## pcs_10g_top
module pcs_10g_top #(
    parameter INIT_IDLE_DISPATCH = 1   
) (
    input  wire        clk,            
    input  wire        rst_n,          
    input  wire [63:0] xgmii_txd,      
    input  wire [7:0]  xgmii_txc,      
    output wire [63:0] xgmii_rxd,      
    output wire [7:0]  xgmii_rxc,      
    output wire [15:0] gth_txdata,     
    output wire [1:0]  gth_txheader,   
    output wire        gth_txdata_valid,
    input  wire [15:0] gth_rxdata,     
    input  wire [1:0]  gth_rxheader,   
    input  wire        gth_rxdata_valid,
    input  wire        gth_rxheader_valid,
    output wire        gth_txsequence_done,  
    input  wire        gth_rxgearboxslip,    
    output wire        block_lock,     
    output wire        hi_ber,         
    output wire        pcs_status,     
    output wire        rx_link_up,     
    output wire        tx_encode_err,  
    output wire        rx_decode_err,  
    output wire [15:0] ber_count,      
    output wire [7:0]  errored_blocks, 
    input  wire        status_read,    
    output wire        pcs_status_ll   
);
Settings: LEC_CHECK=0, ABC_AREA=0, CAP_MARGIN=15, CELL_PAD_IN_SITES_DETAIL_PLACEMENT=2, CELL_PAD_IN_SITES_GLOBAL_PLACEMENT=2, CORE_MARGIN=2, CORE_UTILIZATION=46, CTS_CLUSTER_SIZE=53, GPL_TIMING_DRIVEN=1, PLACE_DENSITY_LB_ADDON=0.07, SETUP_SLACK_MARGIN=0.25, SLEW_MARGIN=25; clock period 2.62 ns.
run.sh (not shown) runs the stock make flow with config.mk's settings and CLKGATE_MAP_FILE=.
The baseline died in clock tree synthesis.
Change:
- ABC_AREA: 0 -> not set
- CAP_MARGIN: 15 -> 20
- CELL_PAD_IN_SITES_DETAIL_PLACEMENT: 2 -> not set
- CELL_PAD_IN_SITES_GLOBAL_PLACEMENT: 2 -> not set
- CORE_UTILIZATION: 46 -> 70
- CTS_CLUSTER_SIZE: 53 -> 22
- GPL_TIMING_DRIVEN: 1 -> not set
- PLACE_DENSITY_LB_ADDON: 0.07 -> not set
- SETUP_SLACK_MARGIN: 0.25 -> 0.58
- SLEW_MARGIN: 25 -> 20
- clock period: 2.62 -> 2.3 ns (I/O delays scaled with it)
After rerunning: The new run died in global routing with GRT-0232. Die area drops by 34%. Synthesized area stays the same. Synthesized cell count stays the same.
Change:
- CORE_UTILIZATION: 70 -> 40
- CTS_CLUSTER_SIZE: 22 -> not set
- SETUP_SLACK_MARGIN: 0.58 -> not set
- clock period: 2.3 -> 5.0 ns (I/O delays scaled with it)
What happened: This time the run ran to the end with no violations. Area after synthesis is unchanged. Die size grows by about 70%. Synthesized cell count does not change.
Change:
- ABC_AREA: not set -> 1
- CAP_MARGIN: 20 -> 30
- GPL_ROUTABILITY_DRIVEN: not set -> 0
- PLACE_DENSITY_LB_ADDON: not set -> 0.1
- SLEW_MARGIN: 20 -> 30
- clock period: 5.0 -> 2.58 ns (I/O delays scaled with it)
The new run completed with no timing, DRC or antenna violations; total power rises by 110%; routed wire length rises by 21%; synthesized cell count rises by 31%; via count rises by 22%; sequential power rises by 93%; final area rises by 13%.

---

run A:
Starting RTL as in the previous note.
Settings: LEC_CHECK=0, CAP_MARGIN=5, CORE_MARGIN=2, CORE_UTILIZATION=68, CTS_CLUSTER_DIAMETER=351, CTS_CLUSTER_SIZE=42, HOLD_SLACK_MARGIN=-0.1, SLEW_MARGIN=20; clock period 1.52 ns.
Run A is listed as incomplete: the tool reported an error in global routing (5_1_grt) and the run ended there.
--- input diff run A..run B ---
Settings: CTS_CLUSTER_DIAMETER no longer set, was 351; CORE_UTILIZATION now 40, was 68; CAP_MARGIN now 30, was 5; CTS_CLUSTER_SIZE no longer set, was 42; GPL_ROUTABILITY_DRIVEN now 0, previously not set; HOLD_SLACK_MARGIN no longer set, was -0.1; the clock period (ns, I/O delays scaled along) now 2.58, was 1.52.
Findings:
From the logs: run B reached the end of the flow and failed the layout checks with negative setup slack.
In the tables for run A and run B, post-cts repair resize count reads higher with run A.
Between run B and run A, it is run B whose die area is higher, by 69%.
Diff run B..run A | synthesized flop and latch total | unchanged
Horizontal die dimension (higher): run B
Of run B and run A, it is run B that has the higher number of buffers created by CTS.
In run B the effective utilization at floorplan turned out 29 points lower than in run A.
Run B vs. run A: final HPWL from detailed placement went down by 4.2%.
Input-level comparison between run C and run B:
Settings: removing GPL_ROUTABILITY_DRIVEN (formerly 0); setting CTS_CLUSTER_SIZE to 15 for the first time; setting SETUP_SLACK_MARGIN to -0.21 for the first time; changing CAP_MARGIN from 30 to 10; changing CORE_UTILIZATION from 40 to 72; changing the clock period (ns, I/O delays scaled along) from 2.58 to 2.3.
Findings:
FAIL run C @ global routing (5_1_grt): tool exited with error
When run C is measured against run B, its instance count after placement with tap cells included turns out about 9% lower.
Die boundary width was lower in run C than in run B.
The count of pins on the block boundary was comparable across run B and run C.
On maximum clock insertion buffer count, run B and run C are neck and neck.
Modified inputs, run D compared to run C
Settings: CORE_UTILIZATION now 66, was 72; CAP_MARGIN now 20, was 10; SETUP_SLACK_MARGIN no longer set, was -0.21; CTS_CLUSTER_SIZE now 42, was 15; the clock period (ns, I/O delays scaled along) now 1.65, was 2.3.
## What came out
Between run D and run C, the instance count after placement with tap cells included is lower for run C.
Run D -> run C: multiplexer area fraction after synthesis delta 0, exact match
In the summary table, run D is marked failed, with error DPL-0038 raised in global routing (5_1_grt).
Measured against each other, run D and run C differ in die extent in y, the lower figure coming from run C.
Going from run C to run D, area after synthesis has remained practically unchanged, die area has increased, total clock buffers created by CTS has increased.

---

== job 3220 ==
pcs_10g_top again, from the RTL that the note above started with.
export LEC_CHECK = 0
export ABC_AREA = 1
export CAP_MARGIN = 20
export CELL_PAD_IN_SITES_GLOBAL_PLACEMENT = 3
export CORE_MARGIN = 5
export CORE_UTILIZATION = 63
export CTS_CLUSTER_DIAMETER = 60
export CTS_CLUSTER_SIZE = 67
export GPL_ROUTABILITY_DRIVEN = 0
export GPL_TIMING_DRIVEN = 0
export HOLD_SLACK_MARGIN = 0.0
export MAX_ROUTING_LAYER = met5
export MIN_ROUTING_LAYER = met2
export PLACE_DENSITY_LB_ADDON = 0.02
export SETUP_SLACK_MARGIN = 0.09
export SLEW_MARGIN = 25
export TNS_END_PERCENT = 85
create_clock -name core_clock -period 5.06 [get_ports {clk}]
No final results exist for job 3220, since it was stopped by error FLW-0024 during global placement without I/O (3_1_place_gp_skip_io).
> inputs changed (job 3220 -> job 1823)
- CTS_CLUSTER_SIZE removed (was 67)
- TNS_END_PERCENT removed (was 85)
- CORE_UTILIZATION changed from 63 to 59
- CTS_CLUSTER_DIAMETER removed (was 60)
- CELL_PAD_IN_SITES_GLOBAL_PLACEMENT removed (was 3)
- MIN_ROUTING_LAYER removed (was met2)
- CORE_MARGIN changed from 5 to 2
- SLEW_MARGIN changed from 25 to 20
- GPL_ROUTABILITY_DRIVEN removed (was 0)
- ABC_AREA removed (was 1)
- PLACE_DENSITY_LB_ADDON removed (was 0.02)
- GPL_TIMING_DRIVEN removed (was 0)
- SETUP_SLACK_MARGIN changed from 0.09 to 0.69
- MAX_ROUTING_LAYER removed (was met5)
- HOLD_SLACK_MARGIN removed (was 0.0)
- the clock period (ns, I/O delays scaled along) changed from 5.06 to 3.4
### Flow results
Job 1823 went all the way through synthesis, placement and routing and the layout is clean on timing, DRC and antenna.
Async set-reset flop share out of synthesis: job 3220 vs job 1823 identical
Against job 3220, synthesized area divided by synthesized cell count in job 1823 rose by more than 10%.
Diff job 3220 -> job 1823 | chip area from the yosys synthesis statistics | down by a few percent
The post-synthesis cell count of job 1823 is lower than that of job 3220.
Input changes introduced in job 3007 (baseline for comparison: job 1823):
- SETUP_SLACK_MARGIN removed (was 0.69)
- ABC_AREA newly set to 1
- CORE_UTILIZATION changed from 59 to 72
- CTS_CLUSTER_SIZE newly set to 100
- the clock period (ns, I/O delays scaled along) changed from 3.4 to 6.04
==> comparison <==
In job 3007, the number of detailed-routing iterations run before antenna repair came out 2 above the value in job 1823. Share of the final layout cell area in multi-input gates: job 3007 vs job 1823 up 2.3 points. Job 3007 vs job 1823, post-route fraction of the period consumed by the critical path went up by 3.5 points. Setup slack was lower in the run labelled job 1823. Diff job 1823..job 3007 | maximum level of the CTS H-tree | negligible. Job 3007 ended up with a lower synthesis-to-layout area growth than job 1823 did.
## Diff of input files: job 715 against job 3007
- setting SETUP_SLACK_MARGIN to -0.21 for the first time
- changing CORE_UTILIZATION from 72 to 67
- removing ABC_AREA (formerly 1)
- removing CTS_CLUSTER_SIZE (formerly 100)
- changing the clock period (ns, I/O delays scaled along) from 6.04 to 2.3
Final checks on job 715, whose flow otherwise completed, came back failing, citing setup timing. Summary of job 715 over job 3007: register cell area after layout held, internal power contribution moved up. The power per cell area in job 715 is 2.5 times that in job 3007. Diff job 3007 -> job 715: worst hold slack saw a decrease; core utilization before placement lost 4.8 points; clock edge transition at the registers on the reported setup and hold paths did not really move. Taking job 3007 as the reference, in job 715 aggregate global-route resource usage dropped 6.9 points, distinct cell type count after synthesis climbed 15, number of iterations in the first detailed-routing pass climbed 2, synthesized instance count dropped 24%. u_rx_gearbox.shift_reg[54]$_DFFE_PN0P_ as the capture point of the worst path was reported by job 3007, and u_decoder.xgmii_rxd[35]$_DFF_PN0_ by job 715.
Power and IR drop assume default switching activity.
